### config.mk
export PLATFORM = sky130hd
export DESIGN_NAME = LASER
export DESIGN_NICKNAME = LASER
export VERILOG_FILES = /design/flow/design.v
export SDC_FILE = /design/flow/constraint.sdc
export NUM_CORES = 4
export LEC_CHECK = 0
export ABC_AREA = 1
export CAP_MARGIN = 0
export CELL_PAD_IN_SITES_DETAIL_PLACEMENT = 2
export CORE_MARGIN = 4
export CORE_UTILIZATION = 23
export CTS_CLUSTER_DIAMETER = 129
export GPL_TIMING_DRIVEN = 0
export HOLD_SLACK_MARGIN = 0.14
export MAX_ROUTING_LAYER = met4
export MIN_ROUTING_LAYER = met2
export PLACE_DENSITY = 0.6
export SLEW_MARGIN = 30
export TNS_END_PERCENT = 70
### constraint.sdc
create_clock -name core_clock -period 10.5 [get_ports {CLK}]
set_input_delay 2.1000 -clock core_clock [delete_from_list [all_inputs] [get_ports {CLK}]]
set_output_delay 2.1000 -clock core_clock [all_outputs]
set_load 0.01 [all_outputs]
### design.v
module LASER (
    input CLK,
    input RST,
    input [3:0] X,
    input [3:0] Y,
    output reg [3:0] C1X,
    output reg [3:0] C1Y,
    output reg [3:0] C2X,
    output reg [3:0] C2Y,
    output reg DONE);
  parameter DATA_WIDTH      = 4;
  parameter VALID_POINT_NUM = 40;
  parameter VALID_POINT_NUM_BY_FOUR = 10;
  parameter ITER_NUM        = 4;
  parameter VALID_PTS_WIDTH       = 6;
  parameter RADIUS = 4;
  integer idx,depth;
  reg[6:0] currentState, nextState;
  localparam IDLE         = 7'b0000001;
  localparam RD_DATA      = 7'b0000010;
  localparam FIRST_TRY_C1 = 7'b0000100;
  localparam FIND_C2      = 7'b0001000;
  localparam FIND_C1      = 7'b0010000;
  localparam EVAL         = 7'b0100000;
  localparam FINISH         = 7'b1000000;
  wire state_IDLE         = currentState[0];
  wire state_RD_DATA      = currentState[1];
  wire state_FIRST_TRY_C1 = currentState[2];
  wire state_FIND_C2      = currentState[3];
  wire state_FIND_C1      = currentState[4];
  wire state_EVAL         = currentState[5];
  wire state_DONE         = currentState[6];
  reg[5:0] valid_pts_cnt;
  reg[DATA_WIDTH-1:0] row_ptr,col_ptr;
  reg[2:0] iters_cnt ;
  wire[1:0] rd_data_in_switch = valid_pts_cnt[1:0];
  reg[VALID_PTS_WIDTH-1:0] curr_valid_Num_acc_ff;
  reg[VALID_PTS_WIDTH-1:0] best_Num_ff;
  reg[DATA_WIDTH-1:0] bestC1X_ff,bestC1Y_ff,bestC2X_ff,bestC2Y_ff;
  reg[DATA_WIDTH-1:0] valid_pts_X_cir_buf[0:VALID_POINT_NUM_BY_FOUR-1][0:3];
  reg[DATA_WIDTH-1:0] valid_pts_Y_cir_buf[0:VALID_POINT_NUM_BY_FOUR-1][0:3];
  reg [VALID_PTS_WIDTH-1:0] det_inside_C1;
  reg [VALID_PTS_WIDTH-1:0] det_inside_C2;
  reg [VALID_PTS_WIDTH-1:0] curr_valid_Num_acc_wr;
  wire[3:0] pt_is_in;
  wire[DATA_WIDTH-1:0] current_validX1 = valid_pts_X_cir_buf[VALID_POINT_NUM_BY_FOUR-1][0];
  wire[DATA_WIDTH-1:0] current_validY1 = valid_pts_Y_cir_buf[VALID_POINT_NUM_BY_FOUR-1][0];
  wire[DATA_WIDTH-1:0] current_validX2 = valid_pts_X_cir_buf[VALID_POINT_NUM_BY_FOUR-1][1];
  wire[DATA_WIDTH-1:0] current_validY2 = valid_pts_Y_cir_buf[VALID_POINT_NUM_BY_FOUR-1][1];
  wire[DATA_WIDTH-1:0] current_validX3 = valid_pts_X_cir_buf[VALID_POINT_NUM_BY_FOUR-1][2];
  wire[DATA_WIDTH-1:0] current_validY3 = valid_pts_Y_cir_buf[VALID_POINT_NUM_BY_FOUR-1][2];
  wire[DATA_WIDTH-1:0] current_validX4 = valid_pts_X_cir_buf[VALID_POINT_NUM_BY_FOUR-1][3];
  wire[DATA_WIDTH-1:0] current_validY4 = valid_pts_Y_cir_buf[VALID_POINT_NUM_BY_FOUR-1][3];
  wire rd_data_done_f        = valid_pts_cnt == (VALID_POINT_NUM-1) && state_RD_DATA;
  wire valid_pts_traversed_f = valid_pts_cnt == (VALID_POINT_NUM_BY_FOUR-1) &&
       (state_FIND_C1 || state_FIND_C2 || state_FIRST_TRY_C1) ;
  wire first_try_done_f      = row_ptr == 15 && col_ptr == 15
       && state_FIRST_TRY_C1 && valid_pts_traversed_f;
  wire find_C2_done_f      = row_ptr == 15 && col_ptr == 15 && state_FIND_C2;
  wire find_C1_done_f      = row_ptr == 15 && col_ptr == 15 && state_FIND_C1;
  wire value_converged_f   = curr_valid_Num_acc_ff == best_Num_ff && state_EVAL;
  wire iters_done_f        = iters_cnt == ITER_NUM-1;
  always @(posedge CLK)
  begin
    if(RST)
    begin
      currentState <= RD_DATA;
    end
    else
    begin
      currentState <= nextState;
    end
  end
  always @(*)
  begin
    case (currentState)
      IDLE    :
      begin
        nextState            = RD_DATA;
      end
      RD_DATA :
      begin
        nextState            = rd_data_done_f   ? FIRST_TRY_C1 : RD_DATA;
      end
      FIRST_TRY_C1 :
      begin
        nextState            = first_try_done_f ? FIND_C2 : FIRST_TRY_C1;
      end
      FIND_C2 :
      begin
        nextState            = find_C2_done_f ? FIND_C1 : FIND_C2;
      end
      FIND_C1 :
      begin
        nextState            =  find_C1_done_f ? EVAL : FIND_C1;
      end
      EVAL    :
      begin
        nextState            = (iters_done_f || value_converged_f) ? FINISH:FIND_C2;
      end
      FINISH    :
      begin
        nextState            = IDLE;
      end
      default :
      begin
        nextState            = IDLE;
      end
    endcase
  end
  always @(posedge CLK)
  begin
    if(RST)
    begin
      row_ptr <= 0;
      col_ptr <= 0;
    end
    else if(state_IDLE || currentState != nextState)
    begin
      row_ptr <= 0;
      col_ptr <= 0;
    end
    else
    begin
      if(first_try_done_f || find_C1_done_f || find_C2_done_f)
      begin
        row_ptr  <= 0;
        col_ptr  <= 0;
      end
      else
      begin
        row_ptr  <= (col_ptr == 15) && valid_pts_traversed_f ?
                 row_ptr+1 : row_ptr ;
        col_ptr  <= valid_pts_traversed_f ?
                 ((col_ptr==15) ? 0 :col_ptr+1) : col_ptr;
      end
    end
  end
  always @(posedge CLK)
  begin
    if(RST)
    begin
      valid_pts_cnt <= 0;
    end
    else if(state_IDLE || currentState != nextState || valid_pts_traversed_f)
    begin
      valid_pts_cnt <= 0;
    end
    else if(state_RD_DATA)
    begin
      valid_pts_cnt <= valid_pts_cnt + 1;
    end
    else if(state_FIND_C1 || state_FIND_C2 || state_FIRST_TRY_C1)
    begin
      valid_pts_cnt <= valid_pts_cnt + 1;
    end
    else
    begin
      valid_pts_cnt <= valid_pts_cnt;
    end
  end
  always @(posedge CLK)
  begin
    if(RST)
    begin
      iters_cnt <= 0;
    end
    else if(state_IDLE)
    begin
      iters_cnt <= 0;
    end
    else if(find_C1_done_f)
    begin
      iters_cnt <= iters_cnt + 1;
    end
    else
    begin
      ;
    end
  end
  always @(posedge CLK)
  begin
    if(state_RD_DATA)
    begin
      for ( depth = 0 ; depth < 4 ; depth = depth + 1)
        for(idx = 1 ; idx < VALID_POINT_NUM_BY_FOUR ; idx = idx+1)
        begin
          if(rd_data_in_switch==2'b00)
          begin
            valid_pts_X_cir_buf[idx][depth] <= valid_pts_X_cir_buf[idx-1][depth];
            valid_pts_Y_cir_buf[idx][depth] <= valid_pts_Y_cir_buf[idx-1][depth];
          end
        end
      case(rd_data_in_switch)
        2'b00:
        begin
          valid_pts_X_cir_buf[0][0] <= X;
          valid_pts_Y_cir_buf[0][0] <= Y;
        end
        2'b01:
        begin
          valid_pts_X_cir_buf[0][1] <= X;
          valid_pts_Y_cir_buf[0][1] <= Y;
        end
        2'b10:
        begin
          valid_pts_X_cir_buf[0][2] <= X;
          valid_pts_Y_cir_buf[0][2] <= Y;
        end
        2'b11:
        begin
          valid_pts_X_cir_buf[0][3] <= X;
          valid_pts_Y_cir_buf[0][3] <= Y;
        end
        default:
        begin
          valid_pts_X_cir_buf[0][0] <= 0;
          valid_pts_Y_cir_buf[0][0] <= 0;
        end
      endcase
    end
    else if((state_FIND_C1 || state_FIRST_TRY_C1 || state_FIND_C2))
    begin
      for(depth = 0 ;depth < 4 ; depth= depth + 1)
        for(idx = 1 ; idx < VALID_POINT_NUM_BY_FOUR ; idx = idx+1)
        begin
          valid_pts_X_cir_buf[idx][depth] <= valid_pts_X_cir_buf[idx-1][depth];
          valid_pts_Y_cir_buf[idx][depth] <= valid_pts_Y_cir_buf[idx-1][depth];
          valid_pts_X_cir_buf[0][depth] <= valid_pts_X_cir_buf[VALID_POINT_NUM_BY_FOUR-1][depth];
          valid_pts_Y_cir_buf[0][depth] <= valid_pts_Y_cir_buf[VALID_POINT_NUM_BY_FOUR-1][depth];
        end
    end
    else
    begin
      ;
    end
  end
  always @(posedge CLK)
  begin
    if(RST)
    begin
      bestC1X_ff <= 0;
      bestC1Y_ff <= 0;
      bestC2X_ff <= 0;
      bestC2Y_ff <= 0;
      best_Num_ff <= 0;
    end
    else if(state_IDLE)
    begin
      bestC1X_ff <= 0;
      bestC1Y_ff <= 0;
      bestC2X_ff <= 0;
      bestC2Y_ff <= 0;
      best_Num_ff <= 0;
    end
    else if(state_FIRST_TRY_C1 || state_FIND_C1)
    begin
      if(curr_valid_Num_acc_wr >= best_Num_ff)
      begin
        bestC1X_ff <= col_ptr;
        bestC1Y_ff <= row_ptr;
        best_Num_ff <= curr_valid_Num_acc_wr;
      end
      else
      begin
        ;
      end
    end
    else if(state_FIND_C2)
    begin
      if(curr_valid_Num_acc_wr >= best_Num_ff)
      begin
        bestC2X_ff <= col_ptr;
        bestC2Y_ff <= row_ptr;
        best_Num_ff <= curr_valid_Num_acc_wr;
      end
      else
      begin
        ;
      end
    end
    else
    begin
      bestC1X_ff <= bestC1X_ff;
      bestC1Y_ff <= bestC1Y_ff;
      bestC2X_ff <= bestC2X_ff;
      bestC2Y_ff <= bestC2Y_ff;
      best_Num_ff <= best_Num_ff;
    end
  end
  always @(posedge CLK)
  begin
    if(RST)
    begin
      C1X <= 0;
      C1Y <= 0;
      C2X <= 0;
      C2Y <= 0;
      DONE <= 0;
    end
    else if(state_IDLE)
    begin
      C1X <= 0;
      C1Y <= 0;
      C2X <= 0;
      C2Y <= 0;
      DONE <= 0;
    end
    else if(state_DONE)
    begin
      C1X <= bestC1X_ff;
      C1Y <= bestC1Y_ff;
      C2X <= bestC2X_ff;
      C2Y <= bestC2Y_ff;
      DONE <= 1;
    end
    else
    begin
      ;
    end
  end
  reg[DATA_WIDTH-1:0] C1_Xin;
  reg[DATA_WIDTH-1:0] C1_Yin;
  wire[DATA_WIDTH-1:0] C1_Xin_feed = C1_Xin;
  wire[DATA_WIDTH-1:0] C1_Yin_feed = C1_Yin;
  reg[DATA_WIDTH-1:0] C2_Xin;
  reg[DATA_WIDTH-1:0] C2_Yin;
  wire[DATA_WIDTH-1:0] C2_Xin_feed = C2_Xin;
  wire[DATA_WIDTH-1:0] C2_Yin_feed = C2_Yin;
  always @(*)
  begin:DET_IN_INPUTS
    if(state_FIRST_TRY_C1)
    begin
      C1_Xin = col_ptr;
      C1_Yin = row_ptr;
      C2_Xin = col_ptr;
      C2_Yin = row_ptr;
    end
    else if(state_FIND_C1)
    begin
      C1_Xin = col_ptr;
      C1_Yin = row_ptr;
      C2_Xin = bestC2X_ff;
      C2_Yin = bestC2Y_ff;
    end
    else if(state_FIND_C2)
    begin
      C1_Xin = bestC1X_ff;
      C1_Yin = bestC1Y_ff;
      C2_Xin = col_ptr;
      C2_Yin = row_ptr;
    end
    else
    begin
      C1_Xin = 0;
      C1_Yin = 0;
      C2_Xin = 0;
      C2_Yin = 0;
    end
  end
  always @(posedge CLK )
  begin
    if(RST)
    begin
      curr_valid_Num_acc_ff <= 0;
    end
    else if(state_IDLE || valid_pts_traversed_f||currentState!=nextState)
    begin
      curr_valid_Num_acc_ff <= 0;
    end
    else if(state_FIND_C1 || state_FIND_C2 || state_FIRST_TRY_C1)
    begin
      curr_valid_Num_acc_ff <= curr_valid_Num_acc_wr;
    end
    else
    begin
      curr_valid_Num_acc_ff <= curr_valid_Num_acc_ff;
    end
  end
  always @(*)
  begin
    curr_valid_Num_acc_wr = (pt_is_in[0] + pt_is_in[1]) + (pt_is_in[2] +pt_is_in[3])
                          + curr_valid_Num_acc_ff;
  end
  det_inside
    #(
      .RADIUS (RADIUS )
    )
    u_det_inside0(
      .circle1X (C1_Xin_feed ),
      .circle1Y (C1_Yin_feed ),
      .circle2X (C2_Xin_feed ),
      .circle2Y (C2_Yin_feed ),
      .validX   (current_validX1),
      .validY   (current_validY1),
      .pt_is_in (pt_is_in[0] )
    );
  det_inside
    #(
      .RADIUS (RADIUS )
    )
    u_det_inside1(
      .circle1X (C1_Xin_feed ),
      .circle1Y (C1_Yin_feed ),
      .circle2X (C2_Xin_feed ),
      .circle2Y (C2_Yin_feed ),
      .validX   (current_validX2),
      .validY   (current_validY2),
      .pt_is_in (pt_is_in[1] )
    );
  det_inside
    #(
      .RADIUS (RADIUS )
    )
    u_det_inside2(
      .circle1X (C1_Xin_feed ),
      .circle1Y (C1_Yin_feed ),
      .circle2X (C2_Xin_feed ),
      .circle2Y (C2_Yin_feed ),
      .validX   (current_validX3   ),
      .validY   (current_validY3  ),
      .pt_is_in (pt_is_in[2] )
    );
  det_inside
    #(
      .RADIUS (RADIUS )
    )
    u_det_inside3(
      .circle1X (C1_Xin_feed ),
      .circle1Y (C1_Yin_feed ),
      .circle2X (C2_Xin_feed ),
      .circle2Y (C2_Yin_feed ),
      .validX   (current_validX4   ),
      .validY   (current_validY4   ),
      .pt_is_in (pt_is_in[3] )
    );
endmodule
module det_inside(input[3:0] circle1X,
                    input[3:0] circle1Y,
                    input[3:0] circle2X,
                    input[3:0] circle2Y,
                    input[3:0] validX,
                    input[3:0] validY,
                    output pt_is_in);
  parameter RADIUS = 4;
  reg det_inside_C1,det_inside_C2;
  wire signed[4:0] dispC1X = validX - circle1X;
  reg[3:0] absDispC1X;
  wire signed[4:0] dispC1Y = validY - circle1Y;
  reg[3:0] absDispC1Y;
  wire signed[4:0] dispC2X = validX - circle2X;
  reg[3:0] absDispC2X;
  wire signed[4:0] dispC2Y = validY - circle2Y;
  reg[3:0] absDispC2Y;
  always @(*)
  begin: absoulute
    if(dispC1X > 0)
    begin
      absDispC1X = dispC1X;
    end
    else
    begin
      absDispC1X = ~dispC1X+1;
    end
    if(dispC1Y > 0)
    begin
      absDispC1Y = dispC1Y;
    end
    else
    begin
      absDispC1Y = ~dispC1Y+1;
    end
    if(dispC2X > 0)
    begin
      absDispC2X = dispC2X;
    end
    else
    begin
      absDispC2X = ~dispC2X+1;
    end
    if(dispC2Y > 0)
    begin
      absDispC2Y = dispC2Y;
    end
    else
    begin
      absDispC2Y = ~dispC2Y+1;
    end
  end
  always@(*)
  begin: DET_INSIDE
    det_inside_C1 = ((absDispC1X == RADIUS) && (absDispC1Y == 0))
                  || ((absDispC1X == 0) && (absDispC1Y == RADIUS))
                  || (((absDispC1X <= RADIUS - 1) && (absDispC1Y <= RADIUS - 1))
                      && ~((absDispC1X == RADIUS - 1) && (absDispC1Y == RADIUS - 1)));
    det_inside_C2 = ((absDispC2X == RADIUS) && (absDispC2Y == 0))
                  || ((absDispC2X == 0) && (absDispC2Y == RADIUS))
                  || (((absDispC2X <= RADIUS - 1) && (absDispC2Y <= RADIUS - 1))
                      && ~((absDispC2X == RADIUS - 1) && (absDispC2Y == RADIUS - 1)));
  end
  assign pt_is_in = det_inside_C1 || det_inside_C2;
endmodule
### run.sh
#!/bin/bash
# the make line also repeats each setting of config.mk as NAME=value (left out here)
make -C /OpenROAD-flow-scripts/flow DESIGN_CONFIG=/design/flow/config.mk WORK_HOME=/design/flow/orfs CLKGATE_MAP_FILE= finish
==> run notes, run 1 <==
- **P&R area growth vs syn** 18.25%
- **Max clock buf depth** 3
- **overall chip area** 83,820 um2
- **fraction of the cycle the final worst path needs** 0.8036
- **Critical Path End** bestC2X_ff[0]
- **die extent in x** 289.5 um
- **P_clk** 1.70 mW
- **switching pwr** 2.759 mW
- **Top cell area share** 0.5272
- **multiplexer area fraction after synthesis** 0
- **DR iter-0 viols** 4,487
- **kind of start point of the critical path** flop
- **total routing usage reported by global routing** 0.2394
- **vias in the first global route** 22,642
- **xor/xnor share of the synthesized area** 0.01702
- **cells on worst reg2reg path** 35
- **total CTS buffers** 44
- **relative contribution of combinational cells to total power** 0.362
- **Net Sw Frac** 0.3962
- **beginning of the worst hold path** valid_pts_Y_cir_buf[23][2]
- **via density per instance** 6.469
- **max-slew violations** 0
- **internal power** 4.205 mW
- **kind of path behind the tightest hold check** flop to flop
- **clock slew at the register clock pins of the worst setup and hold paths** 0.07 ns
- **Period minus WS final** 8.437 ns
- **pin count of the biggest net entering global routing** 54
- **cell types with the highest counts after synthesis** nand2_1 (472), edfxtp_1 (320), inv_1 (255)
- **library cell with the highest instance count after synthesis** nand2_1
- **Max-slew headroom** 0.3908
- **cell type contributing the most total cell area after synthesis** edfxtp_1
- **worst hold slack** 0.4004 ns
- **post-synthesis instance area** 18,230 um2
- **Post-CTS Setup Bufs** 0
- **unrepaired setup endpoints after global routing** no
- **area of the placeable core** 77,980 um2
- **cell count after synthesis** 1,812
- **ratio of total power to cell area** 323.1 nW/um2
- **warning total across the stage logs** 49
- **pin slew with the least headroom to its limit** 0.9116 ns
- **CTS tree** done
- **status** finished clean
- **number of buffer and inverter stages on the critical path** 8
- **average size of a mapped cell** 10.06 um2
- **worst-path maximum fanout** 10
- **critical path's top delay family** adder cells
- **top cells by area** edfxtp_1 (53%), nand2_1 (9.7%), dfxtp_1 (7.6%)
- **leakage power** 9.016 nW
- **most common flop cell mapped by yosys** edfxtp_1
- **Worst setup EP type** flop
- **worst flop-to-flop path startpoint** currentState[2]
- **most numerous cell on the critical path** inv_1
- **maximum cell stage delay along the critical path** 0.55 ns
- **number of antenna violations at the first check in global routing** 0
- **number of standard-cell rows in the floorplan** 102
- **detail-routed net length per standard cell** 21.80 um
- **Critical Path Stages** 35
- **Setup crit start** currentState[2]
- **first-pass GRT wire length** 97,080 um
- **total wirelength of the detailed-routed design** 64,830 um
- **DRC violation count after routing** 0
- **number of iterations in the first detailed-routing pass** 29
- **fin area** 21,550 um2
- **arrival time of the worst setup path** 8.97 ns
- **AND/OR/NAND/NOR Cells, Area Fraction** 0.2000
- **syn_nets** 1,924
- **chip area in the Yosys report** 18,230 um2
- **number of instances resized during post-cts repair** 0
- **sequential group share of total power** 0.394
- **Top pwr grp** registers
- **Hold Path Depth** 0
- **DP HPWL** 45,300 um
- **share of synthesized registers carrying an async set or reset** 0
- **Hold Violations, Final** 0
- **Vert. Die Dim** 289.5 um
- **vias after detailed routing** 19,233
- **Clock Sink Count** 389
- **Final Total Pwr** 6.964 mW
- **area of placed instances** 19,940 um2
- **Post-synth regs** 389
- **worst setup slack for register-to-register paths** 2.06 ns
- **number of failing setup endpoints in the final timing report** 0
- **count of port buffers added during placement** 25
- **sequential fraction of the synthesis area** 0.6030
- **source-to-sink clock delay at the later pin of the worst-skew pair** 0.63 ns
- **adder share** 0.07125
- **required time of the critical path** 11.03 ns
- **final weighted congestion in routability-driven placement** 0.9366
- **Peak supply drop** 0.1493 mV
- **max-cap viol count** 0
- **Main logic family** simple AND/OR/NAND/NOR gates
- **Distinct lib cells used** 49
- **capture instance of the worst register-to-register path** bestC2X_ff[0]
- **Boundary Pins** 27
- **sequential-cell power consumption** 2.74 mW
- **maximum achievable frequency** 118.5 MHz
- **Nets** 2,004
- **Crit Path Category** flop to flop
- **core occupancy in the finished layout** 0.2764
- **Slowest-stage cell, CP** fa_1
- **total congestion overflow** 0
- **area fraction in compound gates after synthesis** 0.05080
- **combinational power** 2.52 mW
- **clock tree skew after final layout** 0.05626 ns
- **count of library flops with an enable pin** 320
- **effective utilization at floorplan** 0.2338
- **number of antenna-violating nets in the routed design** 0
- **endpoint of the worst hold-timing path** valid_pts_Y_cir_buf[27][2]
- **number of H-tree branching levels** 2
- **Clock power frac** 0.245
- **number of filler instances in the final layout** 8,642
- **Yosys warnings** 4
- **# Cells Yosys** 1,812
- **CTS Root Buffer Type** clkbuf_16
- **number of buffers added to fix hold violations after cts** 0
==> metrics by stage <==
step                instances  worst slack [ns]  setup TNS, ns
finish                   2973             2.063              0
global route             2968             1.924              0
CTS                      2967             2.517              0
detailed placement       2885             2.562              0
global placement         2877            -1.467        -412.39
floorplan                1812             2.276              0
==> layout make-up <==
cell class,instances,area [um2],area share
Clock inverter,29,401.6,0.01863
Inverter,261,979.7,0.04545
Multi-Input combinational cell,1145,6201,0.2877
Clock buffer,53,1177,0.05463
Sequential cell,389,10990,0.5099
Timing Repair Buffer,34,410.4,0.01904
Buffer,17,78.83,0.003657
Tap cell,1040,1301,0.06037
Antenna cell,5,12.51,0.0005805
==> per-layer routing <==
metal | part of all wire | wire, um | global-route usage
met1 | 0 | 0 | -
met5 | 0 | 0 | -
met2 | 0.49 | 32080 | 0.2837
met3 | 0.37 | 23910 | 0.2784
met4 | 0.14 | 8837 | 0.08711
==> inputs of run 2 (changes only) <==
- ABC_AREA: 1 -> unset
- CAP_MARGIN: 0 -> 20
- CELL_PAD_IN_SITES_DETAIL_PLACEMENT: 2 -> unset
- CORE_MARGIN: 4 -> 2
- CORE_UTILIZATION: 23 -> 40
- CTS_CLUSTER_DIAMETER: 129 -> unset
- GPL_TIMING_DRIVEN: 0 -> unset
- HOLD_SLACK_MARGIN: 0.14 -> unset
- MAX_ROUTING_LAYER: met4 -> unset
- MIN_ROUTING_LAYER: met2 -> unset
- PLACE_DENSITY: 0.6 -> unset
- SETUP_SLACK_MARGIN: unset -> 1.41
- SLEW_MARGIN: 30 -> 20
- TNS_END_PERCENT: 70 -> unset
- clock period: 10.5 -> 6.32 ns (I/O delays scaled with it)
==> run 2 against run 1 <==
Against the previous run:
- via count down 43%
- combinational power up about 60%
- synthesized cell count down 24%
- count of clock-buffer cells in the layout down 1
- clock power up 34%
- final cell count down 29%
- first-iteration DRC count down 78%
- critical path depth down 6
- largest cell class unchanged
==> run notes, run 2 <==
- **worst flop-to-flop path startpoint** currentState[4], was currentState[2]
- **Vert. Die Dim** 214.8 um, was 289.5 um
- **total wirelength of the detailed-routed design** 38,480 um, was 64,830 um
- **maximum achievable frequency** 164.0 MHz, was 118.5 MHz
- **worst setup slack for register-to-register paths** 0.22 ns, was 2.06 ns
- **final weighted congestion in routability-driven placement** 0.8686, was 0.9366
- **max-slew violations** 0, unchanged
- **multiplexer area fraction after synthesis** 0.03434, was 0
- **Main logic family** adder cells, was simple AND/OR/NAND/NOR gates
- **count of port buffers added during placement** 26, was 25
- **post-synthesis instance area** 17,780 um2, was 18,230 um2
- **library cell with the highest instance count after synthesis** edfxtp_1, was nand2_1
- **sequential-cell power consumption** 4.91 mW, was 2.74 mW
- **# Cells Yosys** 1,380, was 1,812
- **Critical Path End** bestC1X_ff[2], was bestC2X_ff[0]
- **worst-path maximum fanout** 8, was 10
- **number of buffer and inverter stages on the critical path** 4, was 8
- **Slowest-stage cell, CP** or4_4, was fa_1
- **Max clock buf depth** 3, unchanged
- **beginning of the worst hold path** valid_pts_X_cir_buf[22][0], was valid_pts_Y_cir_buf[23][2]
- **Nets** 1,603, was 2,004
- **relative contribution of combinational cells to total power** 0.359, was 0.362
- **P&R area growth vs syn** 19.48%, was 18.25%
- **area fraction in compound gates after synthesis** 0.08992, was 0.05080
- **combinational power** 4.03 mW, was 2.52 mW
- **clock tree skew after final layout** 0.02056 ns, was 0.05626 ns
- **number of iterations in the first detailed-routing pass** 5, was 29
- **overall chip area** 46,160 um2, was 83,820 um2
- **clock slew at the register clock pins of the worst setup and hold paths** 0.06 ns, was 0.07 ns
- **antenna cells** 0, was 5
- **cells on worst reg2reg path** 29, was 35
- **DR iter-0 viols** 989, was 4,487
- **effective utilization at floorplan** 0.4039, was 0.2338
- **xor/xnor share of the synthesized area** 0.05172, was 0.01702
- **area of the placeable core** 44,030 um2, was 77,980 um2
- **cell type contributing the most total cell area after synthesis** edfxtp_1, unchanged
- **Period minus WS final** 6.097 ns, was 8.437 ns
- **Crit Path Category** flop to flop, unchanged
- **status** finished clean, unchanged
- **Clock Sink Count** 389, unchanged
- **pin count of the biggest net entering global routing** 111, was 54
- **CTS tree** done, unchanged
- **internal power** 7.350 mW, was 4.205 mW
- **number of antenna violations at the first check in global routing** 0, unchanged
- **chip area in the Yosys report** 17,780 um2, was 18,230 um2
- **unrepaired setup endpoints after global routing** yes, was no
- **Post-synth regs** 389, unchanged
- **cell count after synthesis** 1,380, was 1,812
- **via density per instance** 5.215, was 6.469
- **number of H-tree branching levels** 2, unchanged
- **Setup crit start** currentState[4], was currentState[2]
- **Hold Violations, Final** 0, unchanged
- **ratio of total power to cell area** 527.6 nW/um2, was 323.1 nW/um2
- **kind of start point of the critical path** flop, unchanged
- **number of filler instances in the final layout** 3,850, was 8,642
- **Final Total Pwr** 11.21 mW, was 6.964 mW
- **number of failing setup endpoints in the final timing report** 0, unchanged
- **adder share** 0.09140, was 0.07125
- **source-to-sink clock delay at the later pin of the worst-skew pair** 0.55 ns, was 0.63 ns
- **max-cap viol count** 0, unchanged
- **count of library flops with an enable pin** 320, unchanged
- **first-pass GRT wire length** 60,120 um, was 97,080 um
- **DRC violation count after routing** 0, unchanged
- **P_clk** 2.27 mW, was 1.70 mW
- **Critical Path Stages** 29, was 35
- **switching pwr** 3.858 mW, was 2.759 mW
- **vias after detailed routing** 11,030, was 19,233
- **total CTS buffers** 40, was 44
- **fin area** 21,250 um2, was 21,550 um2
- **vias in the first global route** 10,783, was 22,642
- **pin slew with the least headroom to its limit** 0.9734 ns, was 0.9116 ns
- **CTS Root Buffer Type** clkbuf_16, unchanged
- **critical path's top delay family** adder cells, unchanged
- **Net Sw Frac** 0.3442, was 0.3962
- **Clock power frac** 0.203, was 0.245
- **warning total across the stage logs** 54, was 49
- **required time of the critical path** 6.71 ns, was 11.03 ns
- **number of antenna-violating nets in the routed design** 0, unchanged
- **kind of path behind the tightest hold check** flop to flop, unchanged
- **die extent in x** 214.8 um, was 289.5 um
- **Hold Path Depth** 0, unchanged
- **syn_nets** 1,492, was 1,924
- **Distinct lib cells used** 78, was 49
- **leakage power** 7.663 nW, was 9.016 nW
- **total congestion overflow** 0, unchanged
- **Top cell area share** 0.5404, was 0.5272
- **Worst setup EP type** flop, unchanged
- **fraction of the cycle the final worst path needs** 0.9647, was 0.8036
- **maximum cell stage delay along the critical path** 0.52 ns, was 0.55 ns
- **most common flop cell mapped by yosys** edfxtp_1, unchanged
- **number of buffers added to fix hold violations after cts** 0, unchanged
- **top cells by area** edfxtp_1 (54%), dfxtp_1 (7.8%), ha_1 (7.0%), was edfxtp_1 (53%), nand2_1 (9.7%), dfxtp_1 (7.6%)
- **AND/OR/NAND/NOR Cells, Area Fraction** 0.08528, was 0.2000
- **Yosys warnings** 4, unchanged
- **average size of a mapped cell** 12.89 um2, was 10.06 um2
- **area of placed instances** 19,380 um2, was 19,940 um2
- **DP HPWL** 26,610 um, was 45,300 um
- **Peak supply drop** 0.3033 mV, was 0.1493 mV
- **number of standard-cell rows in the floorplan** 77, was 102
- **cell types with the highest counts after synthesis** edfxtp_1 (320), nor2_1 (110), ha_1 (99), was nand2_1 (472), edfxtp_1 (320), inv_1 (255)
- **capture instance of the worst register-to-register path** bestC1X_ff[2], was bestC2X_ff[0]
- **arrival time of the worst setup path** 6.49 ns, was 8.97 ns
- **sequential fraction of the synthesis area** 0.6181, was 0.6030
- **Top pwr grp** registers, unchanged
- **sequential group share of total power** 0.438, was 0.394
- **share of synthesized registers carrying an async set or reset** 0, unchanged
- **Max-slew headroom** 0.3511, was 0.3908
- **detail-routed net length per standard cell** 18.19 um, was 21.80 um
- **endpoint of the worst hold-timing path** valid_pts_X_cir_buf[26][0], was valid_pts_Y_cir_buf[27][2]
- **total routing usage reported by global routing** 0.1659, was 0.2394
- **Boundary Pins** 27, unchanged
==> run 2: cell type report <==
class,instances,area [um2],area share
Tap cell,592,740.7,0.03486
Clock inverter,22,202.7,0.009541
Timing Repair Buffer,111,942.2,0.04435
Clock buffer,52,1067,0.05024
Sequential cell,389,11000,0.5180
Inverter,89,336.6,0.01584
Multi-Input combinational cell,860,6952,0.3272
==> run 2: per-layer routing <==
metal | wire length, um | track usage | part of all wire | vias up
li1 | - | - | - | 5287
met1 | 18950 | 0.2394 | 0.49 | 5426
met2 | 16730 | 0.2474 | 0.43 | 243
met3 | 1564 | 0.02746 | 0.041 | 74
met4 | 1238 | 0.07060 | 0.032 | 0
met5 | 0 | 0 | 0 | -
==> run 2: repair_timing <==
action / CTS / global route
endpoints found under the setup margin: 27 / 27
buffers inserted: 20 / 4
pin swaps: 42 / 27
resized: 61 / 29
==> run 2: metrics by stage <==
step | setup TNS [ns] | utilization | hold slack (ns) | setup slack [ns] | std cells
finish | 0 | 0.4825 | 0.4135 | 0.2233 | 2115
detailed placement | -0.9220 | 0.4402 | 0.4045 | -0.06120 | 2017
CTS | 0 | 0.4786 | 0.4143 | 0.2086 | 2111
global route | -1.172 | 0.4825 | 0.4184 | -0.1027 | 2115
floorplan | 0 | - | 0.4003 | 0.5625 | 1380
global placement | 0 | 0.4402 | 0.4003 | 0.09711 | 2017
==> inputs of run 3 (changes only) <==
- CORE_UTILIZATION: 40 -> 38
- CTS_CLUSTER_SIZE: unset -> 10
- GPL_TIMING_DRIVEN: unset -> 1
- MAX_ROUTING_LAYER: unset -> met5
- PLACE_DENSITY_LB_ADDON: unset -> 0.19
- SETUP_SLACK_MARGIN: 1.41 -> 1.87
- TNS_END_PERCENT: unset -> 85
- clock period: 6.32 -> 8.9 ns (I/O delays scaled with it)
==> run 3 against run 2 <==
Against the previous run:
- core utilization is 4.4 points lower
- largest power group unchanged
- clock power is 27% lower
- sequential power down 29%
- die area up 5.2%
- count of clock-buffer cells in the layout up 10
- clock skew increased by 0.0020 ns
- setup slack gained 2.0 ns
- synthesized area did not move
- maximum frequency shrank 8.8%
- via count is 3.5% lower
- first-iteration DRC count down 26%
==> run notes, run 3 <==
- **Setup crit start** currentState[3], was currentState[4]
- **cell type contributing the most total cell area after synthesis** edfxtp_1, unchanged
- **Post-synth regs** 389, unchanged
- **clock tree skew after final layout** 0.02252 ns, was 0.02056 ns
- **vias after detailed routing** 10,645, was 11,030
- **maximum cell stage delay along the critical path** 0.47 ns, was 0.52 ns
- **most numerous cell on the critical path** fa_1
- **capture instance of the worst register-to-register path** bestC2X_ff[0], was bestC1X_ff[2]
- **syn_nets** 1,492, unchanged
- **Clock power frac** 0.217, was 0.203
- **post-route setup slack** 2.212 ns, was 0.2233 ns
- **arrival time of the worst setup path** 7.10 ns, was 6.49 ns
- **Slowest-stage cell, CP** fa_1, was or4_4
- **kind of start point of the critical path** flop, unchanged
- **required time of the critical path** 9.31 ns, was 6.71 ns
- **DRC violation count after routing** 0, unchanged
- **Setup WS pre-CTS** 0.9655 ns, was -0.06120 ns
- **Critical Path End** bestC2X_ff[0], was bestC1X_ff[2]
- **DP HPWL** 26,590 um, was 26,610 um
- **area of the placeable core** 46,360 um2, was 44,030 um2
- **post-synthesis instance area** 17,780 um2, unchanged
- **worst setup slack for register-to-register paths** 2.21 ns, was 0.22 ns
- **top cells by area** edfxtp_1 (54%), dfxtp_1 (7.8%), ha_1 (7.0%), unchanged
- **first-pass GRT wire length** 60,890 um, was 60,120 um
- **Yosys warnings** 4, unchanged
- **source-to-sink clock delay at the later pin of the worst-skew pair** 0.57 ns, was 0.55 ns
- **number of failing setup endpoints in the final timing report** 0, unchanged
- **Critical Path Stages** 29, unchanged
- **switching pwr** 2.584 mW, was 3.858 mW
- **AND/OR/NAND/NOR Cells, Area Fraction** 0.08528, unchanged
- **xor/xnor share of the synthesized area** 0.05172, unchanged
- **cells on worst reg2reg path** 29, unchanged
- **effective utilization at floorplan** 0.3836, was 0.4039
- **number of antenna-violating nets in the routed design** 0, unchanged
- **number of buffers added to fix hold violations after cts** 0, unchanged
- **number of iterations in the first detailed-routing pass** 5, unchanged
- **Net Sw Frac** 0.3396, was 0.3442
- **share of synthesized registers carrying an async set or reset** 0, unchanged
- **unrepaired setup endpoints after global routing** no, was yes
- **P&R area growth vs syn** 14.35%, was 19.48%
- **Top pwr grp** registers, unchanged
- **CTS Root Buffer Type** clkbuf_16, unchanged
- **chip area in the Yosys report** 17,780 um2, unchanged
- **number of standard-cell rows in the floorplan** 79, was 77
- **die extent in x** 220.3 um, was 214.8 um
- **DR iter-0 viols** 735, was 989
- **maximum achievable frequency** 149.5 MHz, was 164.0 MHz
- **critical path's top delay family** adder cells, unchanged
- **Peak supply drop** 0.3474 mV, was 0.3033 mV
- **warning total across the stage logs** 51, was 54
- **status** finished clean, unchanged
- **Period minus WS final** 6.688 ns, was 6.097 ns
- **vias in the first global route** 10,474, was 10,783
- **number of buffer and inverter stages on the critical path** 3, was 4
- **total wirelength of the detailed-routed design** 39,640 um, was 38,480 um
- **# Cells Yosys** 1,380, unchanged
- **most common flop cell mapped by yosys** edfxtp_1, unchanged
- **P_clk** 1.65 mW, was 2.27 mW
- **Worst setup EP type** flop, unchanged
- **Top cell area share** 0.5404, unchanged
- **count of library flops with an enable pin** 320, unchanged
- **pin count of the biggest net entering global routing** 165, was 111
- **Main logic family** adder cells, unchanged
- **internal power** 5.025 mW, was 7.350 mW
- **setup total negative slack** 0 ns, unchanged
- **via density per instance** 5.162, was 5.215
- **worst-path maximum fanout** 20, was 8
- **Max-slew headroom** 0.3677, was 0.3511
- **multiplexer area fraction after synthesis** 0.03434, unchanged
- **CTS tree** done, unchanged
- **Boundary Pins** 27, unchanged
- **detail-routed net length per standard cell** 19.22 um, was 18.19 um
- **combinational power** 2.45 mW, was 4.03 mW
- **total CTS buffers** 46, was 40
- **kind of path behind the tightest hold check** flop to flop, unchanged
- **beginning of the worst hold path** valid_pts_X_cir_buf[5][2], was valid_pts_X_cir_buf[22][0]
- **leakage power** 7.283 nW, was 7.663 nW
- **cell types with the highest counts after synthesis** edfxtp_1 (320), nor2_1 (110), ha_1 (99), unchanged
- **total routing usage reported by global routing** 0.1664, was 0.1659
- **final weighted congestion in routability-driven placement** 0.8598, was 0.8686
- **Hold Violations, Final** 0, unchanged
- **Distinct lib cells used** 78, unchanged
- **adder share** 0.09140, unchanged
- **Clock Sink Count** 389, unchanged
- **clock slew at the register clock pins of the worst setup and hold paths** 0.06 ns, about the same
- **antenna cells** 0, unchanged
- **sequential fraction of the synthesis area** 0.6181, unchanged
- **number of antenna violations at the first check in global routing** 0, unchanged
- **area fraction in compound gates after synthesis** 0.08992, unchanged
- **max-slew violations** 0, unchanged
- **endpoint of the worst hold-timing path** valid_pts_X_cir_buf[9][2], was valid_pts_X_cir_buf[26][0]
- **overall chip area** 48,540 um2, was 46,160 um2
- **Max clock buf depth** 3, unchanged
- **Crit Path Category** flop to flop, unchanged
- **Nets** 1,547, was 1,603
- **total congestion overflow** 0, unchanged
- **Vert. Die Dim** 220.3 um, was 214.8 um
- **average size of a mapped cell** 12.89 um2, unchanged
- **library cell with the highest instance count after synthesis** edfxtp_1, unchanged
- **relative contribution of combinational cells to total power** 0.323, was 0.359
- **sequential-cell power consumption** 3.50 mW, was 4.91 mW
- **worst flop-to-flop path startpoint** currentState[3], was currentState[4]
- **count of port buffers added during placement** 26, unchanged
- **number of H-tree branching levels** 2, unchanged
- **cell count after synthesis** 1,380, unchanged
- **fraction of the cycle the final worst path needs** 0.7515, was 0.9647
- **Final Total Pwr** 7.609 mW, was 11.21 mW
- **ratio of total power to cell area** 374.2 nW/um2, was 527.6 nW/um2
- **pin slew with the least headroom to its limit** 0.9484 ns, was 0.9734 ns
- **max-cap viol count** 0, unchanged
- **Hold Path Depth** 0, unchanged
- **sequential group share of total power** 0.460, was 0.438
-- run 3: final cells by class --
cell class              instances  area (um2)
clock inverters                 6       51.30
flip-flops and latches        389       11010
well taps                     607       759.5
fillers                      4207       26020
repair buffers                 49       446.7
multi-input cells             860        6484
clock buffers                  62        1254
inverters                      89       334.1
-- run 3: per-stage QoR --
stage	utilization	hold slack, ns	std cells	cell area [um2]
6_report	0.4386	0.4112	2062	20330
5_1_grt	0.4386	0.4162	2062	20330
4_1_cts	0.4338	0.4081	2056	20110
3_5_place_dp	0.4043	0.4045	1985	18740
3_3_place_gp	0.4043	0.4005	1985	18740
2_1_floorplan	-	0.4003	1380	17780
-- run 3: routing by layer --
metal  share of wire  up-vias  track usage
met5               0        -            0
met4           0.033        0      0.07360
met3           0.035       72      0.02351
met2            0.43      195       0.2495
met1            0.50     5194       0.2402
li1                -     5184            -
-- run 3: repair_timing --
action | in CTS | in global routing
cloned | 0 | 1
pin swaps | 0 | 10
endpoints found under the setup margin | 22 | 22
gates resized | 15 | 43
buffers inserted | 3 | 5
==> inputs of run 4 (changes only) <==
- ABC_AREA: unset -> 0
- CAP_MARGIN: 20 -> 0
- CELL_PAD_IN_SITES_DETAIL_PLACEMENT: unset -> 0
- CORE_MARGIN: 2 -> 9
- CORE_UTILIZATION: 38 -> 23
- CTS_CLUSTER_DIAMETER: unset -> 129
- CTS_CLUSTER_SIZE: 10 -> unset
- GPL_ROUTABILITY_DRIVEN: unset -> 0
- GPL_TIMING_DRIVEN: 1 -> 0
- HOLD_SLACK_MARGIN: unset -> 0.14
- MIN_ROUTING_LAYER: unset -> met2
- PLACE_DENSITY_LB_ADDON: 0.19 -> 0.02
- SETUP_SLACK_MARGIN: 1.87 -> 2.19
- SLEW_MARGIN: 20 -> 30
- TNS_END_PERCENT: 85 -> 70
- clock period: 8.9 -> 9.85 ns (I/O delays scaled with it)
==> run 4 against run 3 <==
Against the previous run:
- setup slack improved by 0.50 ns
- core utilization shrank 16 points
- still clean
- sequential share of layout area shrank 2.6 points
- largest cell class unchanged
- global-route usage down 0.38 points
- maximum frequency down 6.3%
- largest power group unchanged
- sequential power shrank 12%
- hold slack got worse by 0.0037 ns
==> run notes, run 4 <==
- **via density per instance** 5.766, was 5.162
- **area of placed instances** 19,510 um2, was 18,740 um2
- **Top pwr grp** registers, unchanged
- **most common flop cell mapped by yosys** edfxtp_1, unchanged
- **area of the placeable core** 76,330 um2, was 46,360 um2
- **average size of a mapped cell** 12.89 um2, unchanged
- **Clock power frac** 0.240, was 0.217
- **cell count after synthesis** 1,380, unchanged
- **AND/OR/NAND/NOR Cells, Area Fraction** 0.08528, unchanged
- **detail-routed net length per standard cell** 18.73 um, was 19.22 um
- **vias after detailed routing** 14,645, was 10,645
- **multiplexer area fraction after synthesis** 0.03434, unchanged
- **number of H-tree branching levels** 2, unchanged
- **# Cells Yosys** 1,380, unchanged
- **die extent in x** 296.1 um, was 220.3 um
- **Max-slew headroom** 0.3983, was 0.3677
- **endpoint of the worst hold-timing path** valid_pts_Y_cir_buf[26][2], was valid_pts_X_cir_buf[9][2]
- **Critical Path End** bestC2Y_ff[0], was bestC2X_ff[0]
- **library cell with the highest instance count after synthesis** edfxtp_1, unchanged
- **maximum achievable frequency** 140.1 MHz, was 149.5 MHz
- **Clock Sink Count** 389, unchanged
- **chip area in the Yosys report** 17,780 um2, unchanged
- **share of synthesized registers carrying an async set or reset** 0, unchanged
- **total routing usage reported by global routing** 0.1626, was 0.1664
- **xor/xnor share of the synthesized area** 0.05172, unchanged
- **pin count of the biggest net entering global routing** 50, was 165
- **kind of path behind the tightest hold check** flop to flop, unchanged
- **clock tree skew after final layout** 0.02349 ns, was 0.02252 ns
- **number of failing setup endpoints in the final timing report** 0, unchanged
- **CTS Root Buffer Type** clkbuf_16, unchanged
- **Vert. Die Dim** 296.1 um, was 220.3 um
- **cell type contributing the most total cell area after synthesis** edfxtp_1, unchanged
- **P&R area growth vs syn** 20.02%, was 14.35%
- **cells on worst reg2reg path** 35, was 29
- **leakage power** 7.502 nW, was 7.283 nW
- **pin slew with the least headroom to its limit** 0.8956 ns, was 0.9484 ns
- **status** finished clean, unchanged
- **Post-synth regs** 389, unchanged
- **number of antenna violations at the first check in global routing** 0, unchanged
- **Critical Path Stages** 35, was 29
- **worst setup slack for register-to-register paths** 2.71 ns, was 2.21 ns
- **cell types with the highest counts after synthesis** edfxtp_1 (320), nor2_1 (110), ha_1 (99), unchanged
- **worst flop-to-flop path startpoint** currentState[2], was currentState[3]
- **Setup crit start** currentState[2], was currentState[3]
- **DRC violation count after routing** 0, unchanged
- **required time of the critical path** 10.29 ns, was 9.31 ns
- **total CTS buffers** 48, was 46
- **Nets** 1,581, was 1,547
- **DR iter-0 viols** 1,566, was 735
- **effective utilization at floorplan** 0.2330, was 0.3836
- **max-cap viol count** 0, unchanged
- **ratio of total power to cell area** 347.5 nW/um2, was 374.2 nW/um2
- **warning total across the stage logs** 49, was 51
- **CTS tree** done, unchanged
- **number of buffer and inverter stages on the critical path** 7, was 3
- **number of filler instances in the final layout** 7,814, was 4,207
- **count of port buffers added during placement** 26, unchanged
- **syn_nets** 1,492, unchanged
- **setup total negative slack** 0 ns, unchanged
- **Peak supply drop** 0.1356 mV, was 0.3474 mV
- **Period minus WS final** 7.139 ns, was 6.688 ns
- **count of library flops with an enable pin** 320, unchanged
- **internal power** 4.832 mW, was 5.025 mW
- **DP HPWL** 33,370 um, was 26,590 um
- **combinational power** 2.54 mW, was 2.45 mW
- **beginning of the worst hold path** valid_pts_Y_cir_buf[22][2], was valid_pts_X_cir_buf[5][2]
- **Top cell area share** 0.5404, unchanged
- **P_clk** 1.78 mW, was 1.65 mW
- **max-slew violations** 0, unchanged
- **Boundary Pins** 27, unchanged
- **critical path's top delay family** adder cells, unchanged
- **capture instance of the worst register-to-register path** bestC2Y_ff[0], was bestC2X_ff[0]
- **relative contribution of combinational cells to total power** 0.342, was 0.323
- **number of iterations in the first detailed-routing pass** 8, was 5
- **switching pwr** 2.585 mW, was 2.584 mW
- **overall chip area** 87,650 um2, was 48,540 um2
- **worst-path maximum fanout** 10, was 20
- **Slowest-stage cell, CP** fa_1, unchanged
- **number of buffers added to fix hold violations after cts** 0, unchanged
- **sequential fraction of the synthesis area** 0.6181, unchanged
- **vias in the first global route** 16,880, was 10,474
- **sequential-cell power consumption** 3.09 mW, was 3.50 mW
- **unrepaired setup endpoints after global routing** no, unchanged
- **Main logic family** adder cells, unchanged
- **Max clock buf depth** 3, unchanged
- **adder share** 0.09140, unchanged
- **first-pass GRT wire length** 70,170 um, was 60,890 um
- **clock slew at the register clock pins of the worst setup and hold paths** 0.06 ns, about the same
- **total wirelength of the detailed-routed design** 47,580 um, was 39,640 um
- **area fraction in compound gates after synthesis** 0.08992, unchanged
- **total congestion overflow** 0, unchanged
- **maximum cell stage delay along the critical path** 0.48 ns, was 0.47 ns
- **arrival time of the worst setup path** 7.58 ns, was 7.10 ns
- **Worst setup EP type** flop, unchanged
- **kind of start point of the critical path** flop, unchanged
- **Net Sw Frac** 0.3485, was 0.3396
- **source-to-sink clock delay at the later pin of the worst-skew pair** 0.59 ns, was 0.57 ns
- **Hold Path Depth** 0, unchanged
- **sequential group share of total power** 0.417, was 0.460
- **fin area** 21,340 um2, was 20,330 um2
- **Crit Path Category** flop to flop, unchanged
- **top cells by area** edfxtp_1 (54%), dfxtp_1 (7.8%), ha_1 (7.0%), unchanged
- **Yosys warnings** 4, unchanged
- **number of antenna-violating nets in the routed design** 0, unchanged
- **fraction of the cycle the final worst path needs** 0.7248, was 0.7515
- **post-synthesis instance area** 17,780 um2, unchanged
- **Hold Violations, Final** 0, unchanged
- **Distinct lib cells used** 78, unchanged
- **number of standard-cell rows in the floorplan** 101, was 79
==> run 4: cell type report <==
cell class	count	area, um2	share of cell area
plain buffers	42	207.7	0.009732
clock buffers	56	1252	0.05869
inverters	89	334.1	0.01565
well taps	1030	1289	0.06039
clock inverters	34	335.3	0.01571
repair buffers	39	493.0	0.02310
flip-flops and latches	389	10990	0.5150
diodes	1	2.502	0.0001173
multi-input cells	860	6437	0.3016
==> run 4: metal layers <==
metal / vias to the layer above / part of all wire / global-route usage
li1: 5233 / - / -
met1: 5240 / 0 / -
met4: 8 / 0.032 / 0.02900
met3: 168 / 0.46 / 0.2505
met5: - / 0.0065 / 0.02663
met2: 3996 / 0.50 / 0.1722
==> run 4: per-stage QoR <==
| stage | hold WS [ns] | setup slack (ns) | std cells | total power [mW] | util |
|---|---|---|---|---|---|
| after detailed placement | 0.4045 | 1.141 | 2443 | 5.520 | 0.2556 |
| after floorplan | 0.4003 | 3.457 | 1380 | 4.752 | - |
| after CTS | 0.4175 | 2.193 | 2533 | 7.391 | 0.2770 |
| after global placement | 0.4005 | 1.166 | 2436 | 5.544 | 0.2533 |
| after global routing | 0.4220 | 2.211 | 2539 | 8.002 | 0.2796 |
| final | 0.4075 | 2.711 | 2540 | 7.416 | 0.2796 |
==> run 4: repair_timing <==
item / CTS / global route
setup endpoints to repair: 22 / 22
pin swaps: 0 / 8
buffers inserted: 0 / 6
resized: 14 / 36
==> inputs of run 5 (changes only) <==
- ABC_AREA: 0 -> unset
- CAP_MARGIN: 0 -> 20
- CELL_PAD_IN_SITES_DETAIL_PLACEMENT: 0 -> unset
- CORE_MARGIN: 9 -> 2
- CORE_UTILIZATION: 23 -> 72
- CTS_CLUSTER_DIAMETER: 129 -> unset
- CTS_CLUSTER_SIZE: unset -> 47
- GPL_ROUTABILITY_DRIVEN: 0 -> unset
- GPL_TIMING_DRIVEN: 0 -> unset
- HOLD_SLACK_MARGIN: 0.14 -> unset
- MAX_ROUTING_LAYER: met5 -> unset
- MIN_ROUTING_LAYER: met2 -> unset
- PLACE_DENSITY_LB_ADDON: 0.02 -> 0.0
- SETUP_SLACK_MARGIN: 2.19 -> -0.41
- SLEW_MARGIN: 30 -> 35
- TNS_END_PERCENT: 70 -> unset
- clock period: 9.85 -> 5.66 ns (I/O delays scaled with it)
==> run 5 against run 4 <==
Against the previous run:
- the layout now fails its checks (setup timing)
- largest power group is now combinational cells
- power up 91%
- via count fell by 3.4%
- setup slack got worse by 3.9 ns
- register-to-register slack lost 3.9 ns
- first-iteration DRC count is 84% higher
- critical path depth fell by 4
- global-route usage rose by 25 points
- sequential share of layout area is 1.6 points lower
- non-clock buffer count grew 199
- synthesized area unchanged
- final area grew 3.3%
- critical path type unchanged
- combinational power increased by 140%
==> run notes, run 5 <==
- **endpoint of the worst hold-timing path** valid_pts_Y_cir_buf[32][2], was valid_pts_Y_cir_buf[26][2]
- **Boundary Pins** 27, unchanged
- **Slowest-stage cell, CP** fa_2, was fa_1
- **Setup crit start** currentState[2], unchanged
- **kind of path behind the tightest hold check** flop to flop, unchanged
- **pin slew with the least headroom to its limit** 0.9717 ns, was 0.8956 ns
- **AND/OR/NAND/NOR Cells, Area Fraction** 0.08528, unchanged
- **share of synthesized registers carrying an async set or reset** 0, unchanged
- **die extent in x** 161.2 um, was 296.1 um
- **max-cap viol count** 0, unchanged
- **worst setup slack for register-to-register paths** -1.18 ns, was 2.71 ns
- **maximum cell stage delay along the critical path** 0.50 ns, was 0.48 ns
- **average size of a mapped cell** 12.89 um2, unchanged
- **adder share** 0.09140, unchanged
- **count of library flops with an enable pin** 320, unchanged
- **Critical Path Stages** 31, was 35
- **cell types with the highest counts after synthesis** edfxtp_1 (320), nor2_1 (110), ha_1 (99), unchanged
- **number of failing setup endpoints in the final timing report** 23, was 0
- **final weighted congestion in routability-driven placement** 0.9964
- **DR iter-0 viols** 2,885, was 1,566
- **required time of the critical path** 6.04 ns, was 10.29 ns
- **cells on worst reg2reg path** 31, was 35
- **source-to-sink clock delay at the later pin of the worst-skew pair** 0.54 ns, was 0.59 ns
- **switching pwr** 5.441 mW, was 2.585 mW
- **area fraction in compound gates after synthesis** 0.08992, unchanged
- **layout check faults** setup timing
- **worst hold slack** 0.4178 ns, was 0.4075 ns
- **first-pass GRT wire length** 80,850 um, was 70,170 um
- **number of antenna-violating nets in the routed design** 0, unchanged
- **total CTS buffers** 38, was 48
- **fin area** 22,040 um2, was 21,340 um2
- **fraction of the cycle the final worst path needs** 1.209, was 0.7248
- **Main logic family** adder cells, unchanged
- **maximum achievable frequency** 146.2 MHz, was 140.1 MHz
- **core occupancy in the finished layout** 0.9089, was 0.2796
- **detail-routed net length per standard cell** 28.43 um, was 18.73 um
- **Max clock buf depth** 3, unchanged
- **beginning of the worst hold path** valid_pts_Y_cir_buf[28][2], was valid_pts_Y_cir_buf[22][2]
- **Hold Path Depth** 0, unchanged
- **arrival time of the worst setup path** 7.22 ns, was 7.58 ns
- **library cell with the highest instance count after synthesis** edfxtp_1, unchanged
- **P_clk** 2.44 mW, was 1.78 mW
- **Max-slew headroom** 0.3522, was 0.3983
- **Hold Violations, Final** 0, unchanged
- **number of standard-cell rows in the floorplan** 57, was 101
- **xor/xnor share of the synthesized area** 0.05172, unchanged
- **total routing usage reported by global routing** 0.4173, was 0.1626
- **Distinct lib cells used** 78, unchanged
- **unrepaired setup endpoints after global routing** yes, was no
- **clock slew at the register clock pins of the worst setup and hold paths** 0.07 ns, was 0.06 ns
- **number of H-tree branching levels** 2, unchanged
- **multiplexer area fraction after synthesis** 0.03434, unchanged
- **post-route setup slack** -1.181 ns, was 2.711 ns
- **Net Sw Frac** 0.3841, was 0.3485
- **sequential-cell power consumption** 5.65 mW, was 3.09 mW
- **cell count after synthesis** 1,380, unchanged
- **capture instance of the worst register-to-register path** bestC2Y_ff[0], unchanged
- **sequential fraction of the synthesis area** 0.6181, unchanged
- **Nets** 1,770, was 1,581
- **number of antenna violations at the first check in global routing** 1, was 0
- **Top pwr grp** combinational cells, was registers
- **number of iterations in the first detailed-routing pass** 12, was 8
- **CTS Root Buffer Type** clkbuf_16, unchanged
- **ratio of total power to cell area** 642.7 nW/um2, was 347.5 nW/um2
- **total wirelength of the detailed-routed design** 57,170 um, was 47,580 um
- **relative contribution of combinational cells to total power** 0.429, was 0.342
- **P&R area growth vs syn** 23.94%, was 20.02%
- **top cells by area** edfxtp_1 (54%), dfxtp_1 (7.8%), ha_1 (7.0%), unchanged
- **total congestion overflow** 0, unchanged
- **combinational power** 6.08 mW, was 2.54 mW
- **overall chip area** 25,970 um2, was 87,650 um2
- **vias after detailed routing** 14,142, was 14,645
- **area of placed instances** 20,160 um2, was 19,510 um2
- **number of buffer and inverter stages on the critical path** 5, was 7
- **internal power** 8.724 mW, was 4.832 mW
- **chip area in the Yosys report** 17,780 um2, unchanged
- **leakage power** 8.448 nW, was 7.502 nW
- **Clock Sink Count** 389, unchanged
- **Critical Path End** bestC2Y_ff[0], unchanged
- **CTS tree** done, unchanged
- **Vert. Die Dim** 161.2 um, was 296.1 um
- **DP HPWL** 31,190 um, was 33,370 um
- **Peak supply drop** 0.9454 mV, was 0.1356 mV
- **warning total across the stage logs** 58, was 49
- **kind of start point of the critical path** flop, unchanged
- **setup total negative slack** -23.43 ns, was 0 ns
- **worst-path maximum fanout** 8, was 10
- **area of the placeable core** 24,250 um2, was 76,330 um2
- **antenna cells** 0, was 1
- **post-synthesis instance area** 17,780 um2, unchanged
- **# Cells Yosys** 1,380, unchanged
- **count of port buffers added during placement** 26, unchanged
- **Yosys warnings** 4, unchanged
- **Crit Path Category** flop to flop, unchanged
- **sequential group share of total power** 0.399, was 0.417
- **Period minus WS final** 6.841 ns, was 7.139 ns
- **Clock power frac** 0.172, was 0.240
- **vias in the first global route** 13,643, was 16,880
- **DRC violation count after routing** 0, unchanged
- **syn_nets** 1,492, unchanged
- **via density per instance** 7.032, was 5.766
- **Top cell area share** 0.5404, unchanged
- **effective utilization at floorplan** 0.7333, was 0.2330
- **critical path's top delay family** adder cells, unchanged
- **Worst setup EP type** flop, unchanged
- **Post-synth regs** 389, unchanged
- **pin count of the biggest net entering global routing** 193, was 50
- **max-slew violations** 0, unchanged
- **status** failed layout checks, was finished clean
- **clock tree skew after final layout** 0.01506 ns, was 0.02349 ns
- **most common flop cell mapped by yosys** edfxtp_1, unchanged
- **worst flop-to-flop path startpoint** currentState[2], unchanged
- **number of buffers added to fix hold violations after cts** 0, unchanged
- **cell type contributing the most total cell area after synthesis** edfxtp_1, unchanged
run 5: layer usage:
metal | GRT usage | vias to the layer above | routed length, um
met5 | 0 | - | 13
met4 | 0.2293 | 2 | 4775
met3 | 0.09990 | 478 | 7206
met2 | 0.6853 | 1408 | 26340
met1 | 0.5160 | 6626 | 18830
li1 | - | 5628 | -
run 5: area by class of cell:
cell class,instances,area (um2)
Tap cell,324,405.4
Multi-Input combinational cell,860,6864
Clock inverter,19,142.6
Inverter,89,336.6
Timing Repair Buffer,280,2265
Fill cell,843,2210
Sequential cell,389,11000
Clock buffer,50,1026
run 5: per-stage QoR:
stage / total power [mW] / setup slack [ns] / std cells
after floorplan: 8.290 / -0.4381 / 1380
after CTS: 13.34 / -0.5619 / 2005
after detailed placement: 10.38 / -1.034 / 1927
final: 14.17 / -1.181 / 2011
after global placement: 10.00 / -0.7643 / 1927
after global routing: 14.54 / -1.328 / 2011
run 5: what timing repair did:
action | in CTS | in global routing
pin swaps | 27 | 39
setup endpoints to repair | 22 | 22
buffers inserted | 11 | 8
gates resized | 77 | 50
hold endpoints to repair | 0 | 0
==> inputs of run 6 (changes only) <==
- ABC_AREA: unset -> 1
- CORE_ASPECT_RATIO: unset -> 0.5
- CORE_UTILIZATION: 72 -> 70
- CTS_CLUSTER_DIAMETER: unset -> 364
- CTS_CLUSTER_SIZE: 47 -> 15
- GPL_ROUTABILITY_DRIVEN: unset -> 0
- PLACE_DENSITY_LB_ADDON: 0.0 -> 0.13
- SETUP_SLACK_MARGIN: -0.41 -> 1.54
- SLEW_MARGIN: 35 -> 20
- clock period: 5.66 -> 5.4 ns (I/O delays scaled with it)
==> run 6 against run 5 <==
Against the previous run:
- the layout still fails its checks (setup timing)
- final area decreased by 1.9%
- first-iteration DRC count decreased by 20%
- register-to-register slack improved by 0.79 ns
- combinational power decreased by 12%
- clock skew increased by 0.0065 ns
- synthesized area increased by 2.5%
- maximum frequency increased by 18%
- largest power group unchanged
- wire length decreased by 12%
- critical endpoint is now bestC1X_ff[2]
==> run notes, run 6 <==
- **CTS tree** done, unchanged
- **Hold Path Depth** 0, unchanged
- **cell type contributing the most total cell area after synthesis** edfxtp_1, unchanged
- **Critical Path End** bestC1X_ff[2], was bestC2Y_ff[0]
- **xor/xnor share of the synthesized area** 0.01702, was 0.05172
- **status** failed layout checks, unchanged
- **max-slew violations** 0, unchanged
- **Post-synth regs** 389, unchanged
- **Top cell area share** 0.5272, was 0.5404
- **worst flop-to-flop path startpoint** currentState[4], was currentState[2]
- **detail-routed net length per standard cell** 21.48 um, was 28.43 um
- **layout check faults** setup timing, unchanged
- **clock slew at the register clock pins of the worst setup and hold paths** 0.08 ns, was 0.07 ns
- **Vert. Die Dim** 118.1 um, was 161.2 um
- **cell types with the highest counts after synthesis** nand2_1 (472), edfxtp_1 (320), inv_1 (255), was edfxtp_1 (320), nor2_1 (110), ha_1 (99)
- **Clock power frac** 0.160, was 0.172
- **AND/OR/NAND/NOR Cells, Area Fraction** 0.2000, was 0.08528
- **effective utilization at floorplan** 0.7178, was 0.7333
- **unrepaired setup endpoints after global routing** yes, unchanged
- **P_clk** 2.02 mW, was 2.44 mW
- **arrival time of the worst setup path** 6.24 ns, was 7.22 ns
- **P&R area growth vs syn** 18.58%, was 23.94%
- **switching pwr** 4.983 mW, was 5.441 mW
- **total congestion overflow** 0, unchanged
- **required time of the critical path** 5.85 ns, was 6.04 ns
- **overall chip area** 27,420 um2, was 25,970 um2
- **clock tree skew after final layout** 0.02154 ns, was 0.01506 ns
- **pin count of the biggest net entering global routing** 110, was 193
- **Boundary Pins** 27, unchanged
- **maximum achievable frequency** 172.8 MHz, was 146.2 MHz
- **post-synthesis instance area** 18,230 um2, was 17,780 um2
- **Max clock buf depth** 3, unchanged
- **multiplexer area fraction after synthesis** 0, was 0.03434
- **die extent in x** 232.2 um, was 161.2 um
- **Period minus WS final** 5.788 ns, was 6.841 ns
- **Yosys warnings** 4, unchanged
- **Worst setup EP type** flop, unchanged
- **maximum cell stage delay along the critical path** 0.47 ns, was 0.50 ns
- **Setup crit start** currentState[4], was currentState[2]
- **capture instance of the worst register-to-register path** bestC1X_ff[2], was bestC2Y_ff[0]
- **count of port buffers added during placement** 26, unchanged
- **sequential fraction of the synthesis area** 0.6030, was 0.6181
- **beginning of the worst hold path** valid_pts_X_cir_buf[14][3], was valid_pts_Y_cir_buf[28][2]
- **DR iter-0 viols** 2,319, was 2,885
- **Max-slew headroom** 0.3587, was 0.3522
- **number of buffer and inverter stages on the critical path** 6, was 5
- **Net Sw Frac** 0.3929, was 0.3841
- **post-route setup slack** -0.3877 ns, was -1.181 ns
- **worst-path maximum fanout** 6, was 8
- **relative contribution of combinational cells to total power** 0.421, was 0.429
- **number of antenna violations at the first check in global routing** 0, was 1
- **pin slew with the least headroom to its limit** 0.9597 ns, was 0.9717 ns
- **total CTS buffers** 29, was 38
- **combinational power** 5.34 mW, was 6.08 mW
- **cell count after synthesis** 1,812, was 1,380
- **CTS Root Buffer Type** clkbuf_16, unchanged
- **adder share** 0.07125, was 0.09140
- **kind of start point of the critical path** flop, unchanged
- **Main logic family** simple AND/OR/NAND/NOR gates, was adder cells
- **vias in the first global route** 13,707, was 13,643
- **ratio of total power to cell area** 586.8 nW/um2, was 642.7 nW/um2
- **average size of a mapped cell** 10.06 um2, was 12.89 um2
- **via density per instance** 6.277, was 7.032
- **number of antenna-violating nets in the routed design** 0, unchanged
- **DP HPWL** 30,150 um, was 31,190 um
- **count of library flops with an enable pin** 320, unchanged
- **critical path's top delay family** adder cells, unchanged
- **Top pwr grp** combinational cells, unchanged
- **share of synthesized registers carrying an async set or reset** 0, unchanged
- **vias after detailed routing** 14,632, was 14,142
- **Final Total Pwr** 12.68 mW, was 14.17 mW
- **Peak supply drop** 0.4634 mV, was 0.9454 mV
- **DRC violation count after routing** 0, unchanged
- **Critical Path Stages** 32, was 31
- **cells on worst reg2reg path** 32, was 31
- **area fraction in compound gates after synthesis** 0.05080, was 0.08992
- **number of H-tree branching levels** 1, was 2
- **number of standard-cell rows in the floorplan** 41, was 57
- **first-pass GRT wire length** 70,990 um, was 80,850 um
- **most common flop cell mapped by yosys** edfxtp_1, unchanged
- **max-cap viol count** 0, unchanged
- **endpoint of the worst hold-timing path** valid_pts_X_cir_buf[18][3], was valid_pts_Y_cir_buf[32][2]
- **internal power** 7.701 mW, was 8.724 mW
- **kind of path behind the tightest hold check** flop to flop, unchanged
- **source-to-sink clock delay at the later pin of the worst-skew pair** 0.58 ns, was 0.54 ns
- **total routing usage reported by global routing** 0.3369, was 0.4173
- **worst setup slack for register-to-register paths** -0.39 ns, was -1.18 ns
- **library cell with the highest instance count after synthesis** nand2_1, was edfxtp_1
- **chip area in the Yosys report** 18,230 um2, was 17,780 um2
- **number of failing setup endpoints in the final timing report** 22, was 23
- **Clock Sink Count** 389, unchanged
- **Distinct lib cells used** 49, was 78
- **leakage power** 9.272 nW, was 8.448 nW
- **fraction of the cycle the final worst path needs** 1.072, was 1.209
- **warning total across the stage logs** 55, was 58
- **sequential-cell power consumption** 5.32 mW, was 5.65 mW
- **top cells by area** edfxtp_1 (53%), nand2_1 (9.7%), dfxtp_1 (7.6%), was edfxtp_1 (54%), dfxtp_1 (7.8%), ha_1 (7.0%)
- **# Cells Yosys** 1,812, was 1,380
- **number of iterations in the first detailed-routing pass** 7, was 12
- **total wirelength of the detailed-routed design** 50,070 um, was 57,170 um
- **sequential group share of total power** 0.420, was 0.399
- **Nets** 2,076, was 1,770
- **Hold Violations, Final** 0, unchanged
- **Slowest-stage cell, CP** fa_2, unchanged
- **worst hold slack** 0.4178 ns, about the same
- **area of the placeable core** 25,390 um2, was 24,250 um2
- **setup total negative slack** -5.379 ns, was -23.43 ns
- **Crit Path Category** flop to flop, unchanged
- **syn_nets** 1,924, was 1,492
[run 6: area by class of cell]
class                      instances  area, um2
timing repair buffer             138       1162
sequential                       389      11000
clock buffer                      51      808.3
multi-input combinational       1145       7179
fill                            1188       3779
antenna                            1      2.502
clock inverter                     2      12.51
tap                              344      430.4
inverter                         261       1017
[run 6: repair_timing]
item | in CTS | in global routing
gates resized | 123 | 106
setup endpoints to repair | 28 | 28
hold buffers | 0 | 0
pin swaps | 31 | 38
hold endpoints to repair | 0 | 0
buffers inserted | 23 | 17
[run 6: through the flow]
step	utilization	instance area, um2	worst slack (ns)	std cells
detailed placement	0.7717	19600	-0.3493	2237
CTS	0.8282	21030	0.01229	2313
floorplan	-	18430	0.2400	1812
global placement	0.7717	19600	-0.04476	2237
global route	0.8511	21610	-0.7143	2330
finish	0.8512	21610	-0.3877	2331
[run 6: layer usage]
metal  vias to the layer above  share of wire  global-route usage
met3                       340           0.12             0.08333
li1                       6358              -                   -
met4                         0          0.067              0.1534
met1                      6771           0.36              0.4489
met5                         -              0                   0
met2                      1163           0.45              0.5264
Power and IR drop assume default switching activity.
